==> run E <==
// APB_top
module APB_top(input PCLK,
               input PRESETn,
               input Transfer,
               input Wr_Rd,
               input [4:0] Address,
               input [31:0] write_data,
               output [31:0] read_data);
    wire [4:0] PADDR;
    wire [31:0] PWDATA,PRDATA;
    wire PSELx,PENABLE,PWRITE,PREADY,PSLVERR;
    APB_master Design_master(Transfer,Wr_Rd,Address,write_data,read_data,PCLK,PRESETn,PREADY,PRDATA,PSLVERR,PADDR,PSELx,PENABLE,PWRITE,PWDATA);
    APB_slave Design_slave(PCLK,PRESETn,PADDR,PSELx,PENABLE,PWRITE,PWDATA,PREADY,PRDATA,PSLVERR);
endmodule
clock: 2.19 ns
lec_check: 0
abc_area: 1
cap_margin: 20
core_margin: 2
core_utilization: 72
cts_cluster_size: 72
place_density: 0.65
setup_slack_margin: 0.14
slew_margin: 20
run.sh (not shown) runs the stock make flow with config.mk's settings and CLKGATE_MAP_FILE=.
==> run H (differences from run E) <==
ABC_AREA = unset   (was 1)
CORE_UTILIZATION = 67   (was 72)
CTS_CLUSTER_SIZE = 37   (was 72)
PLACE_DENSITY = 0.6   (was 0.65)
SETUP_SLACK_MARGIN = unset   (was 0.14)
==> run notes <==
Main metrics from the flow reports.

The number of buffers created by CTS is 103. The endpoint of the worst hold path is reported as Design_master.pwdata_q[15]. Looking at hold timing, the worst path starts from write_data[15]. The clock latency of the later-clocked register in the worst-skew pair came out at 0.71 ns. Failing layout checks were recorded as setup timing. The multi-input gate share of total cell area came out at 0.218. The synthesized chip area reported by yosys is 45,700 um2.

In this run, the number of DRC markers left after iteration 0 of detailed routing was 6,892. The clock input transition at the sequential cells of the worst setup and hold paths came out at 0.07 ns. The flow ran to the end, but the layout failed its checks.

The first-pass detailed-route iteration total came out at 10. The total via count after detailed routing is ~37,000. The placed instance count is 5,318. The relative area of clock buffers and inverters in the final design is 0.0586.

The number of inserted diodes came out at 1. Detailed routing placed a total of 27,500 um of wire on met3. The stage logs contain a warning count of 33. The number of nets handed over by synthesis was 4,352. The final-report setup violation count is 2,044. Per Yosys stat, the portion of area used by sequential elements is 0.719. The worst setup margin is -0.358 ns.
[end of results for run E]
==> run notes <==
Main metrics from the flow reports.

The clock latency of the later-clocked register in the worst-skew pair came out at 0.68 ns. The flow ran to the end, but the layout failed its checks. Per the detail_route log, met3 wirelength is 17,300 um. The final-report setup violation count came out at 1,501. The placed instance count came out at 3,390. The fraction of final cell area spent on clock buffers and inverters in this run is 0.0628. The endpoint of the worst hold path is Design_master.pwdata_q[8].

The post-synthesis net count is 2,379. For this block, the initial DRC count from the detailed router was ~4,400. The worst setup margin came out at -0.443 ns. The count of cell instances traversed by the critical path is 10. The first detailed-routing pass ran for 6 iterations. The number of inserted diodes came out at 0. The share of the clock period used by the worst path is 1.20.

The number of buffers created by CTS came out at 104. Failing layout checks were recorded as setup timing. The startpoint of the tightest hold check path is write_data[8].
[end of results for run H]

==> job 3923: inputs <==
Starting RTL as in the previous note.
clock: 1.89 ns
lec_check: 0
cap_margin: 20
core_margin: 2
core_utilization: 72
cts_cluster_size: 15
place_density_lb_addon: 0.03
setup_slack_margin: 0.54
slew_margin: 20
==> job 6572: changes against job 3923 <==
- CORE_ASPECT_RATIO: default -> 0.94
- SETUP_SLACK_MARGIN: 0.54 -> 0.55
==> job 8618: changes against job 3923 <==
- CORE_UTILIZATION: 72 -> 23
- CTS_CLUSTER_SIZE: 15 -> default
- PLACE_DENSITY: default -> 0.6
- PLACE_DENSITY_LB_ADDON: 0.03 -> default
- SETUP_SLACK_MARGIN: 0.54 -> default
==> flow/constraint.sdc (replaced) <==
create_clock -name core_clock -period 3.94 [get_ports {PCLK}]
set_input_delay 0.7880 -clock core_clock [delete_from_list [all_inputs] [get_ports {PCLK}]]
set_output_delay 0.7880 -clock core_clock [all_outputs]
set_load 0.01 [all_outputs]
==> notes <==
Job 3923 completed, yet does not pass: negative setup slack. Job 8618 finished with timing, DRC and antenna clean. Job 6572 completed, yet does not pass: negative setup slack.
In job 3923 the register-to-register slack is worse than in job 6572, by 220 ps.
Of job 8618 and job 3923, job 3923 has the higher routed wire length (gap 40%, measured against job 3923).
Flip-flop count is the same in job 6572 and job 3923.
Against job 6572, the critical path depth of job 3923 is lower by 1.
In synthesized cell count, job 3923 and job 6572 do not differ.
==> figures <==
	job 3923	job 6572	job 8618
Run status	failed layout checks	failed layout checks	timing/DRC/antenna clean
Violated checks	negative setup slack	negative setup slack	-
Worst Min Path Start	write_data[8]	write_data[7]	Design_master.ps[0]
NumNets Final	2834	2865	2560
Insertion delay to the later sink of the worst-skew pair	740 ps	720 ps	690 ps
Ratio of layout area to synthesized area	1.291x	1.289x	1.215x
Logic gate fraction of the total cell area	17.2%	17.1%	16.7%
Final worst slack	-1540 ps	-1320 ps	803 ps
Non-filler cells in the finished layout	3656	3649	4981
Cell area after placement	46600 µm²	46900 µm²	47000 µm²
Biggest fanout along the worst timing path	15	13	26
Tap cells	765	739	2370

==> inputs of violet <==
==> flow/design.v <==
module APB_master(input Transfer,               
                  input Wr_Rd,                  
                  input [4:0] Address,          
                  input [31:0] write_data,      
                  output reg [31:0] read_data,  
                  input PCLK,                   
                  input PRESETn,                
                  input PREADY,                 
                  input [31:0] PRDATA,          
                  input PSLVERR,                
                  output [4:0] PADDR,           
                  output PSELx,                 
                  output PENABLE,               
                  output PWRITE,                
                  output [31:0] PWDATA);        
    parameter IDLE = 2'b00, SETUP = 2'b01, ACCESS = 2'b10;
    (* fsm_encoding = "none" *) reg [1:0] ps;
    reg [1:0] ns;
    reg [4:0]  paddr_q;
    reg        pwrite_q;
    reg [31:0] pwdata_q;
    wire setup_open = PRESETn && Transfer && (ps == SETUP);
    always @(posedge PCLK) begin
        if (!PRESETn)
            ps <= IDLE;
        else
            ps <= ns;
    end
    always @(*) begin
        if (!PRESETn  || !Transfer)
            ns = IDLE;
        else
        begin
            case (ps)
                IDLE:    ns = SETUP;
                SETUP:   ns = PSLVERR ? IDLE : ACCESS;
                ACCESS:  ns = PSLVERR ? IDLE : (PREADY ? SETUP : ACCESS);
                default: ns = IDLE;
            endcase
        end
    end
    assign PSELx   = (ps == SETUP) || (ps == ACCESS);
    assign PENABLE = (ps == ACCESS);
    always @(posedge PCLK) begin
        if (setup_open) begin
            paddr_q  <= Address;
            pwrite_q <= Wr_Rd;
            if (Wr_Rd)
                pwdata_q <= write_data;
        end
    end
    assign PADDR  = setup_open ? Address : paddr_q;
    assign PWRITE = setup_open ? Wr_Rd   : pwrite_q;
    assign PWDATA = (setup_open && Wr_Rd) ? write_data : pwdata_q;
    always @(posedge PCLK) begin
        if (PRESETn && PSELx && PENABLE && PREADY && !PSLVERR && !PWRITE)
            read_data <= PRDATA;
    end
endmodule
module APB_slave(input PCLK,                
                 input PRESETn,             
                 input [4:0] PADDR,         
                 input PSELx,               
                 input PENABLE,             
                 input PWRITE,              
                 input [31:0]PWDATA,        
                 output PREADY,             
                 output [31:0] PRDATA,      
                 output PSLVERR);           
    reg [31:0] mem [0:31];  
    assign PREADY  = PRESETn && PSELx && PENABLE;
    assign PSLVERR = 1'b0;
    always @(posedge PCLK) begin
        if (PRESETn && PSELx && PENABLE && PWRITE)
            mem[PADDR] <= PWDATA;
    end
    assign PRDATA = mem[PADDR];
endmodule
module APB_top(input PCLK,
               input PRESETn,
               input Transfer,
               input Wr_Rd,
               input [4:0] Address,
               input [31:0] write_data,
               output [31:0] read_data);
    wire [4:0] PADDR;
    wire [31:0] PWDATA,PRDATA;
    wire PSELx,PENABLE,PWRITE,PREADY,PSLVERR;
    APB_master Design_master(Transfer,Wr_Rd,Address,write_data,read_data,PCLK,PRESETn,PREADY,PRDATA,PSLVERR,PADDR,PSELx,PENABLE,PWRITE,PWDATA);
    APB_slave Design_slave(PCLK,PRESETn,PADDR,PSELx,PENABLE,PWRITE,PWDATA,PREADY,PRDATA,PSLVERR);
endmodule
==> flow/run.sh <==
#!/bin/bash
# the make line also repeats each setting of config.mk as NAME=value (left out here)
make -C /OpenROAD-flow-scripts/flow DESIGN_CONFIG=/design/flow/config.mk WORK_HOME=/design/flow/orfs CLKGATE_MAP_FILE= finish
==> flow/config.mk <==
export PLATFORM = sky130hd
export DESIGN_NAME = APB_top
export DESIGN_NICKNAME = APB_top
export VERILOG_FILES = /design/flow/design.v
export SDC_FILE = /design/flow/constraint.sdc
export NUM_CORES = 4
export LEC_CHECK = 0
export CAP_MARGIN = 20
export CELL_PAD_IN_SITES_DETAIL_PLACEMENT = 0
export CELL_PAD_IN_SITES_GLOBAL_PLACEMENT = 3
export CORE_ASPECT_RATIO = 1.03
export CORE_MARGIN = 2
export CORE_UTILIZATION = 40
export CTS_CLUSTER_SIZE = 57
export GPL_ROUTABILITY_DRIVEN = 1
export MAX_ROUTING_LAYER = met4
export MIN_ROUTING_LAYER = met2
export PLACE_DENSITY_LB_ADDON = 0.04
export SLEW_MARGIN = 20
export TNS_END_PERCENT = 80
==> flow/constraint.sdc <==
create_clock -name core_clock -period 3.69 [get_ports {PCLK}]
set_input_delay 0.7380 -clock core_clock [delete_from_list [all_inputs] [get_ports {PCLK}]]
set_output_delay 0.7380 -clock core_clock [all_outputs]
set_load 0.01 [all_outputs]
==> fjord (differences from violet) <==
ABC_AREA = 1   (was unset)
CELL_PAD_IN_SITES_DETAIL_PLACEMENT = unset   (was 0)
CELL_PAD_IN_SITES_GLOBAL_PLACEMENT = unset   (was 3)
CORE_ASPECT_RATIO = unset   (was 1.03)
CORE_UTILIZATION = 70   (was 40)
CTS_CLUSTER_SIZE = unset   (was 57)
GPL_ROUTABILITY_DRIVEN = unset   (was 1)
MAX_ROUTING_LAYER = unset   (was met4)
MIN_ROUTING_LAYER = unset   (was met2)
PLACE_DENSITY = 0.6   (was unset)
PLACE_DENSITY_LB_ADDON = unset   (was 0.04)
TNS_END_PERCENT = unset   (was 80)
==> flow/constraint.sdc (replaced) <==
create_clock -name core_clock -period 2.19 [get_ports {PCLK}]
set_input_delay 0.4380 -clock core_clock [delete_from_list [all_inputs] [get_ports {PCLK}]]
set_output_delay 0.4380 -clock core_clock [all_outputs]
set_load 0.01 [all_outputs]
==> indigo (differences from violet) <==
CAP_MARGIN = 30   (was 20)
CELL_PAD_IN_SITES_DETAIL_PLACEMENT = unset   (was 0)
CELL_PAD_IN_SITES_GLOBAL_PLACEMENT = unset   (was 3)
CORE_ASPECT_RATIO = unset   (was 1.03)
CORE_UTILIZATION = 70   (was 40)
CTS_CLUSTER_SIZE = 27   (was 57)
GPL_ROUTABILITY_DRIVEN = unset   (was 1)
GPL_TIMING_DRIVEN = 1   (was unset)
MIN_ROUTING_LAYER = met1   (was met2)
PLACE_DENSITY_LB_ADDON = 0.01   (was 0.04)
SETUP_SLACK_MARGIN = 0.71   (was unset)
SLEW_MARGIN = 40   (was 20)
TNS_END_PERCENT = 30   (was 80)
==> flow/constraint.sdc (replaced) <==
create_clock -name core_clock -period 2.45 [get_ports {PCLK}]
set_input_delay 0.4900 -clock core_clock [delete_from_list [all_inputs] [get_ports {PCLK}]]
set_output_delay 0.4900 -clock core_clock [all_outputs]
set_load 0.01 [all_outputs]
==> qor summary <==
metric                                                                                         indigo                                 fjord                                 violet
CP Depth                                                                                            9                                    17                                     11
Portion of the layout cell area used by clock cells                                            0.0587                                0.0584                                 0.0747
Met2 Use GR                                                                                     0.717                                 0.684                                  0.439
Core utilization of the finished layout                                                         0.910                                 0.894                                  0.482
Basic Gates by Area                                                                            0.0582                                 0.254                                 0.0582
Detail-routed via count per cell                                                                 7.82                                  6.75                                   7.38
Req. time, crit path                                                                          2820 ps                               2760 ps                                4130 ps
Vertical die dimension                                                                         248 um                                259 um                                 332 um
Horizontal die size                                                                            248 um                                259 um                                 322 um
OpenROAD warnings                                                                                  31                                    32                                     28
Clock share of power                                                                            0.339                                 0.348                                  0.393
Clock latency on the worst-skew pair                                                           700 ps                                740 ps                                 730 ps
Critical path buffers and inverters                                                                 4                                     6                                      5
Final non-filler cell area                                                               0.0536 sq mm                          0.0576 sq mm                           0.0499 sq mm
Initial antenna violation count                                                                     5                                    10                                      0
Maximum fanout count along the critical path                                                        8                                    13                                     35
Maximum ir drop on the vdd rail                                                              0.750 mV                               1.00 mV                               0.358 mV
Crit path capture                                                Design_master.read_data[2]$_DFFE_PP_  Design_master.read_data[1]$_DFFE_PP_  Design_master.read_data[18]$_DFFE_PP_
Sw Share                                                                                        0.285                                 0.300                                  0.263
Number of detailed-routing iterations run before antenna repair                                     7                                    12                                      8
Arr. time, crit path                                                                          3290 ps                               3490 ps                                3510 ps
Post CTS Setup Buffer Count                                                                        76                                    43                                      0
Status                                                                     complete, but fails checks            complete, but fails checks               timing/DRC/antenna clean
Violated checks                                                                          setup timing                          setup timing                                      -
Area grow syn2layout                                                                            28.8%                                 26.1%                                  19.9%

==> branch juniper: inputs <==
// APB_top: RTL as listed in full above, without the edits since
export LEC_CHECK = 0
export CAP_MARGIN = 20
export CELL_PAD_IN_SITES_DETAIL_PLACEMENT = 0
export CORE_ASPECT_RATIO = 1.03
export CORE_MARGIN = 2
export CORE_UTILIZATION = 40
export CTS_CLUSTER_SIZE = 57
export GPL_ROUTABILITY_DRIVEN = 0
export MAX_ROUTING_LAYER = met4
export MIN_ROUTING_LAYER = met2
export SLEW_MARGIN = 20
export TNS_END_PERCENT = 80
create_clock -name core_clock -period 3.13 [get_ports {PCLK}]
==> branch cedar (differences from branch juniper) <==
- CAP_MARGIN: 20 -> 30
- CELL_PAD_IN_SITES_DETAIL_PLACEMENT: 0 -> unset
- CORE_ASPECT_RATIO: 1.03 -> unset
- CORE_UTILIZATION: 40 -> 70
- CTS_CLUSTER_DIAMETER: unset -> 380
- CTS_CLUSTER_SIZE: 57 -> 27
- GPL_ROUTABILITY_DRIVEN: 0 -> unset
- GPL_TIMING_DRIVEN: unset -> 1
- MIN_ROUTING_LAYER: met2 -> met1
- PLACE_DENSITY_LB_ADDON: unset -> 0.01
- SLEW_MARGIN: 20 -> 40
- TNS_END_PERCENT: 80 -> 30
==> flow/constraint.sdc (replaced) <==
create_clock -name core_clock -period 2.44 [get_ports {PCLK}]
set_input_delay 0.4880 -clock core_clock [delete_from_list [all_inputs] [get_ports {PCLK}]]
set_output_delay 0.4880 -clock core_clock [all_outputs]
set_load 0.01 [all_outputs]
==> comparison <==
- Between branch juniper and branch cedar, the lower clock-buffer cell count is in branch cedar (gap 73).
- In branch juniper the cell count is higher than in branch cedar, by about 20%.
- Branch juniper finished with design-rule violations left. Branch cedar ran to the end with violations: negative setup slack.
- Clock power: branch cedar is lower than branch juniper (about 28%).
- Between branch cedar and branch juniper, the lower non-clock buffer count is in branch juniper (gap 25).

==> quartz <==
Starts from the design.v that is shown in full above.
export LEC_CHECK = 0
export CAP_MARGIN = 20
export CORE_MARGIN = 2
export CORE_UTILIZATION = 68
export SLEW_MARGIN = 20
create_clock -name core_clock -period 2.19 [get_ports {PCLK}]
==> inputs of xenon, as changes to quartz <==
- CORE_UTILIZATION: 68 -> 40
- PLACE_DENSITY: not set -> 0.6
==> flow/constraint.sdc (replaced) <==
create_clock -name core_clock -period 2.72 [get_ports {PCLK}]
set_input_delay 0.5440 -clock core_clock [delete_from_list [all_inputs] [get_ports {PCLK}]]
set_output_delay 0.5440 -clock core_clock [all_outputs]
set_load 0.01 [all_outputs]
==> comparison table <==
Outcome: xenon complete, no violations; quartz complete, but fails checks
Reasons for failing layout checks: xenon -; quartz setup timing
Actual slew at the worst max-slew pin: xenon 666.5 ps; quartz 574.8 ps
Cell count after placement: xenon 3946; quartz 3356
Number of nets at the end of the flow: xenon 2715; quartz 2948
Pre-CTS setup slack: xenon -622.5 ps; quartz -1101 ps
Critical Path Sink: xenon Design_master.read_data[11]; quartz Design_master.read_data[30]
Final sum of negative setup slack: xenon 0 ps; quartz -567700 ps
RSZ-0062 raised after global routing: xenon false; quartz true
Finished Core Util: xenon 0.4967; quartz 0.9199
Start point of the worst min-delay path: xenon write_data[3]; quartz write_data[8]
Post-detailed-route wirelength per cell: xenon 27.89 microns; quartz 42.70 microns
Number of global-route vias before repair: xenon 23410; quartz 27120
Number of warnings in the stage logs: xenon 28; quartz 32
Met2 routed WL: xenon 54830 microns; quartz 70520 microns
Part of the power in combinational logic: xenon 0.164; quartz 0.230
Total number of tap cells: xenon 1380; quartz 782
Worst hold-check slack: xenon 444.9 ps; quartz 318.3 ps
Detailed router's first-iteration violation count: xenon 3119; quartz 5738
Total Routing Usage GR: xenon 0.2163; quartz 0.4395
Power and IR drop assume default switching activity.
